lane 1:
// axis_gain_wrapper
module axis_gain_wrapper #(
    parameter integer C_S_AXI_DATA_WIDTH = 32,
    parameter integer C_S_AXI_ADDR_WIDTH = 4,
    parameter integer AUDIO_WIDTH        = 16,
    parameter integer GAIN_FBITS         = 12
)(
    input  wire aclk,
    input  wire aresetn,
    input  wire [31:0] s_axis_tdata,
    input  wire        s_axis_tlast,
    input  wire        s_axis_tvalid,
    output wire        s_axis_tready,
    output wire [31:0] m_axis_tdata,
    output wire        m_axis_tlast,
    output wire        m_axis_tvalid,
    input  wire        m_axis_tready,
    input  wire [C_S_AXI_ADDR_WIDTH-1:0] s_axi_awaddr,
    input  wire                          s_axi_awvalid,
    output reg                           s_axi_awready,
    input  wire [C_S_AXI_DATA_WIDTH-1:0] s_axi_wdata,
    input  wire [3:0]                    s_axi_wstrb,
    input  wire                          s_axi_wvalid,
    output reg                           s_axi_wready,
    output reg  [1:0]                    s_axi_bresp,
    output reg                           s_axi_bvalid,
    input  wire                          s_axi_bready,
    input  wire [C_S_AXI_ADDR_WIDTH-1:0] s_axi_araddr,
    input  wire                          s_axi_arvalid,
    output reg                           s_axi_arready,
    output reg  [C_S_AXI_DATA_WIDTH-1:0] s_axi_rdata,
    output reg  [1:0]                    s_axi_rresp,
    output reg                           s_axi_rvalid,
    input  wire                          s_axi_rready
);
Settings: LEC_CHECK=0, CAP_MARGIN=20, CORE_ASPECT_RATIO=1.34, CORE_MARGIN=2, CORE_UTILIZATION=72, CTS_CLUSTER_DIAMETER=394, CTS_CLUSTER_SIZE=99, PLACE_DENSITY=0.39, SETUP_SLACK_MARGIN=-0.46, SLEW_MARGIN=20, TNS_END_PERCENT=10; clock period 4.71 ns.
run.sh (not shown) runs the stock make flow with config.mk's settings and CLKGATE_MAP_FILE=.
The flow for lane 1 finished, though final verification flagged setup timing.
Inputs modified between lane 1 and lane 2:
Settings: CAP_MARGIN now 0, was 20; SETUP_SLACK_MARGIN now 1.49, was -0.46; CTS_CLUSTER_DIAMETER now 230, was 394; CORE_ASPECT_RATIO no longer set, was 1.34; the clock period (ns, I/O delays scaled along) now 6.57, was 4.71.
## What came out
Status lane 2: flow complete, layout not clean - setup timing
Worst hold slack was higher in lane 1 than in lane 2.
Lower worst ir drop on vdd goes to lane 2 over lane 1.
Share of the final layout cell area in sequential cells: lower on lane 2


axis_gain_wrapper again, from the RTL that the note above started with.
export LEC_CHECK = 0
export CAP_MARGIN = 20
export CORE_MARGIN = 2
export CORE_UTILIZATION = 72
export CTS_CLUSTER_DIAMETER = 215
export CTS_CLUSTER_SIZE = 32
export PLACE_DENSITY = 0.64
export SLEW_MARGIN = 20
create_clock -name core_clock -period 6.41 [get_ports {aclk}]
The baseline reached the layout checks and failed them: setup timing.
Then changed:
- CORE_UTILIZATION: 72 -> 40
- CTS_CLUSTER_DIAMETER: 215 -> default
- CTS_CLUSTER_SIZE: 32 -> default
- PLACE_DENSITY: 0.64 -> default
- clock period: 6.41 -> 8.0 ns (I/O delays scaled with it)
After rerunning: The changed run completed without violations; critical path depth is lower by 1; utilization went down by 45 points; clock-buffer cell count is higher by 2; worst hold slack loses 0.0043 ns; final area shrinks by 6.5%; flip-flop count does not change; via count came out lower by 20%.
Then changed:
- ABC_AREA: default -> 1
- CELL_PAD_IN_SITES_DETAIL_PLACEMENT: default -> 2
- CORE_ASPECT_RATIO: default -> 0.69
- CORE_UTILIZATION: 40 -> 29
- GPL_TIMING_DRIVEN: default -> 1
- HOLD_SLACK_MARGIN: default -> -0.1
- MAX_ROUTING_LAYER: default -> met4
- MIN_ROUTING_LAYER: default -> met2
- PLACE_DENSITY: default -> 0.56
- SETUP_SLACK_MARGIN: default -> 0.84
- SLEW_MARGIN: 20 -> 25
- TNS_END_PERCENT: default -> 30
=>
- Now the flow never finished: it broke off in 5_1_grt with GRT-0116
- synthesized cell count grows by a quarter to a third
- die area grows by well over a third
- area after synthesis goes up by a few percent
Then changed:
- ABC_AREA: 1 -> default
- CELL_PAD_IN_SITES_DETAIL_PLACEMENT: 2 -> default
- CELL_PAD_IN_SITES_GLOBAL_PLACEMENT: default -> 1
- CORE_ASPECT_RATIO: 0.69 -> 0.59
- CORE_UTILIZATION: 29 -> 21
- CTS_CLUSTER_DIAMETER: default -> 149
- CTS_CLUSTER_SIZE: default -> 57
- GPL_ROUTABILITY_DRIVEN: default -> 1
- GPL_TIMING_DRIVEN: 1 -> 0
- HOLD_SLACK_MARGIN: -0.1 -> 0.1
- MAX_ROUTING_LAYER: met4 -> default
- MIN_ROUTING_LAYER: met2 -> default
- PLACE_DENSITY: 0.56 -> default
- SETUP_SLACK_MARGIN: 0.84 -> 1.36
- SLEW_MARGIN: 25 -> 20
- TNS_END_PERCENT: 30 -> 20
After rerunning:
- Now the flow ran to the end with no violations
- die size grows by a quarter to a third
- synthesized cell count shrinks by about a fifth
- synthesized area shrinks by a few percent
Then changed:
- CELL_PAD_IN_SITES_GLOBAL_PLACEMENT: 1 -> default
- CORE_UTILIZATION: 21 -> 40
- CTS_CLUSTER_DIAMETER: 149 -> default
- CTS_CLUSTER_SIZE: 57 -> default
- GPL_ROUTABILITY_DRIVEN: 1 -> default
- SETUP_SLACK_MARGIN: 1.36 -> default
The changed run went through all stages and came out clean. Total power decreases by 4.7%. Worst hold slack hardly moves. Wire length drops by 14%. Final cell count shrinks by 17%. Synthesized area is unchanged.


== build 68 ==
The RTL this note starts from:
==> flow/design.v <==
`timescale 1ns / 1ps
module gain_core #(
    parameter integer DWIDTH = 16,  
    parameter integer GWIDTH = 16,  
    parameter integer FBITS  = 12   
)(
    input  wire                     clk,
    input  wire                     rst_n,      
    input  wire                     ce,         
    input  wire                     en,         
    input  wire signed [DWIDTH-1:0] data_i,     
    input  wire signed [GWIDTH-1:0] data_gain,  
    output reg  signed [DWIDTH-1:0] data_o      
);
    wire signed [DWIDTH+GWIDTH-1:0] mult_raw;
    wire signed [DWIDTH+GWIDTH-1:0] mult_rounded;
    wire signed [DWIDTH+GWIDTH-1-FBITS:0] mult_scaled;
    localparam signed [DWIDTH-1:0] MAX_VAL = {1'b0, {(DWIDTH-1){1'b1}}};  
    localparam signed [DWIDTH-1:0] MIN_VAL = {1'b1, {(DWIDTH-1){1'b0}}};  
    assign mult_raw = data_i * data_gain;
    assign mult_rounded = mult_raw + (1 << (FBITS-1));
    assign mult_scaled = mult_rounded >>> FBITS;
    always @(posedge clk) begin
        if (!rst_n) begin
            data_o <= 0;
        end else if (ce) begin
            if (!en) begin
                data_o <= data_i;
            end else begin
                if (mult_scaled > MAX_VAL) begin
                    data_o <= MAX_VAL;
                end else if (mult_scaled < MIN_VAL) begin
                    data_o <= MIN_VAL;
                end else begin
                    data_o <= mult_scaled[DWIDTH-1:0];
                end
            end
        end
    end
endmodule
`timescale 1ns / 1ps
module axis_gain_wrapper #(
    parameter integer C_S_AXI_DATA_WIDTH = 32,
    parameter integer C_S_AXI_ADDR_WIDTH = 4,
    parameter integer AUDIO_WIDTH        = 16,
    parameter integer GAIN_FBITS         = 12
)(
    input  wire aclk,
    input  wire aresetn,
    input  wire [31:0] s_axis_tdata,
    input  wire        s_axis_tlast,
    input  wire        s_axis_tvalid,
    output wire        s_axis_tready,
    output wire [31:0] m_axis_tdata,
    output wire        m_axis_tlast,
    output wire        m_axis_tvalid,
    input  wire        m_axis_tready,
    input  wire [C_S_AXI_ADDR_WIDTH-1:0] s_axi_awaddr,
    input  wire                          s_axi_awvalid,
    output reg                           s_axi_awready,
    input  wire [C_S_AXI_DATA_WIDTH-1:0] s_axi_wdata,
    input  wire [3:0]                    s_axi_wstrb,
    input  wire                          s_axi_wvalid,
    output reg                           s_axi_wready,
    output reg  [1:0]                    s_axi_bresp,
    output reg                           s_axi_bvalid,
    input  wire                          s_axi_bready,
    input  wire [C_S_AXI_ADDR_WIDTH-1:0] s_axi_araddr,
    input  wire                          s_axi_arvalid,
    output reg                           s_axi_arready,
    output reg  [C_S_AXI_DATA_WIDTH-1:0] s_axi_rdata,
    output reg  [1:0]                    s_axi_rresp,
    output reg                           s_axi_rvalid,
    input  wire                          s_axi_rready
);
    reg [31:0] reg_control;
    reg [31:0] reg_gain_l;
    reg [31:0] reg_gain_r;
    wire [1:0] addr_w = s_axi_awaddr[3:2];
    wire [1:0] addr_r = s_axi_araddr[3:2];
    always @(posedge aclk) begin
        if (!aresetn) begin
            s_axi_awready <= 1'b0;
            s_axi_wready  <= 1'b0;
            s_axi_bvalid  <= 1'b0;
            s_axi_bresp   <= 2'b00;
            reg_control <= 32'b0;
            reg_gain_l  <= 32'h0000_1000;  
            reg_gain_r  <= 32'h0000_1000;
        end else begin
            if (!s_axi_awready && s_axi_awvalid && s_axi_wvalid) begin
                s_axi_awready <= 1'b1;
                s_axi_wready  <= 1'b1;
                case (addr_w)
                    2'h0: reg_control <= s_axi_wdata;
                    2'h1: reg_gain_l  <= s_axi_wdata;
                    2'h2: reg_gain_r  <= s_axi_wdata;
                    default: ;
                endcase
            end else begin
                s_axi_awready <= 1'b0;
                s_axi_wready  <= 1'b0;
            end
            if (s_axi_awready && !s_axi_bvalid) begin
                s_axi_bvalid <= 1'b1;
                s_axi_bresp  <= 2'b00;
            end else if (s_axi_bready) begin
                s_axi_bvalid <= 1'b0;
            end
        end
    end
    always @(posedge aclk) begin
        if (!aresetn) begin
            s_axi_arready <= 1'b0;
            s_axi_rvalid  <= 1'b0;
            s_axi_rdata   <= 32'b0;
            s_axi_rresp   <= 2'b00;
        end else begin
            if (!s_axi_arready && s_axi_arvalid) begin
                s_axi_arready <= 1'b1;
                s_axi_rvalid  <= 1'b1;
                case (addr_r)
                    2'h0: s_axi_rdata <= reg_control;
                    2'h1: s_axi_rdata <= reg_gain_l;
                    2'h2: s_axi_rdata <= reg_gain_r;
                    default: s_axi_rdata <= 32'b0;
                endcase
            end else begin
                s_axi_arready <= 1'b0;
                if (s_axi_rvalid && s_axi_rready)
                    s_axi_rvalid <= 1'b0;
            end
        end
    end
    reg valid_d;
    reg last_d;
    wire stream_ready = m_axis_tready || !valid_d;
    assign s_axis_tready = stream_ready;
    assign m_axis_tvalid = valid_d;
    assign m_axis_tlast  = last_d;
    wire core_ce     = stream_ready;
    wire gain_enable = reg_control[0];
    gain_core #(
        .DWIDTH(AUDIO_WIDTH),
        .GWIDTH(16),
        .FBITS (GAIN_FBITS)
    ) u_gain_l (
        .clk       (aclk),
        .rst_n     (aresetn),
        .ce        (core_ce),
        .en        (gain_enable),
        .data_i    (s_axis_tdata[15:0]),
        .data_gain (reg_gain_l[15:0]),
        .data_o    (m_axis_tdata[15:0])
    );
    gain_core #(
        .DWIDTH(AUDIO_WIDTH),
        .GWIDTH(16),
        .FBITS (GAIN_FBITS)
    ) u_gain_r (
        .clk       (aclk),
        .rst_n     (aresetn),
        .ce        (core_ce),
        .en        (gain_enable),
        .data_i    (s_axis_tdata[31:16]),
        .data_gain (reg_gain_r[15:0]),
        .data_o    (m_axis_tdata[31:16])
    );
    always @(posedge aclk) begin
        if (!aresetn) begin
            valid_d <= 1'b0;
            last_d  <= 1'b0;
        end else if (stream_ready) begin
            valid_d <= s_axis_tvalid;
            last_d  <= s_axis_tlast;
        end
    end
endmodule
Settings: LEC_CHECK=0, CAP_MARGIN=40, CELL_PAD_IN_SITES_DETAIL_PLACEMENT=1, CELL_PAD_IN_SITES_GLOBAL_PLACEMENT=3, CORE_ASPECT_RATIO=1.78, CORE_MARGIN=2, CORE_UTILIZATION=32, CTS_CLUSTER_DIAMETER=229, CTS_CLUSTER_SIZE=85, GPL_ROUTABILITY_DRIVEN=1, HOLD_SLACK_MARGIN=-0.05, MAX_ROUTING_LAYER=met5, PLACE_DENSITY=0.77, SETUP_SLACK_MARGIN=-0.73, SLEW_MARGIN=10, TNS_END_PERCENT=95; clock period 8.14 ns.
Build 68: flow complete, layout not clean; failing: negative setup slack
Modified inputs, trial 80 compared to build 68
- GPL_ROUTABILITY_DRIVEN: 1 -> unset
- SLEW_MARGIN: 10 -> 20
- CELL_PAD_IN_SITES_DETAIL_PLACEMENT: 1 -> unset
- PLACE_DENSITY: 0.77 -> unset
- CORE_ASPECT_RATIO: 1.78 -> unset
- HOLD_SLACK_MARGIN: -0.05 -> unset
- CELL_PAD_IN_SITES_GLOBAL_PLACEMENT: 3 -> unset
- CORE_UTILIZATION: 32 -> 70
- CTS_CLUSTER_SIZE: 85 -> 14
- PLACE_DENSITY_LB_ADDON: unset -> 0.05
- CTS_CLUSTER_DIAMETER: 229 -> 167
- MAX_ROUTING_LAYER: met5 -> unset
- CAP_MARGIN: 40 -> 30
- the clock period (ns, I/O delays scaled along): 8.14 -> 8.77
==> comparison <==
Trial 80 reached the final stage; the timing, design-rule and antenna checks on its layout passed.
Trial 80 ends up with lower average wire per standard cell than build 68 does.
Re required time of the critical path: trial 80 and build 68 aren't equal, and the higher value belongs to trial 80.
For power density over the cells, dividing the value from trial 80 by the value from build 68 gives 0.920.
From build 68 to trial 80 the numbers moved as follows: non-clock buffer count fell by about 40%, final area fell by 6.9%.
Build 68 ended up with u_gain_l.data_o[11]$_SDFFE_PN0P_ as its termination of the worst setup path; trial 80 ended up with u_gain_r.data_o[3]$_SDFFE_PN0P_.
Power is estimated from default activity; no workload was simulated.
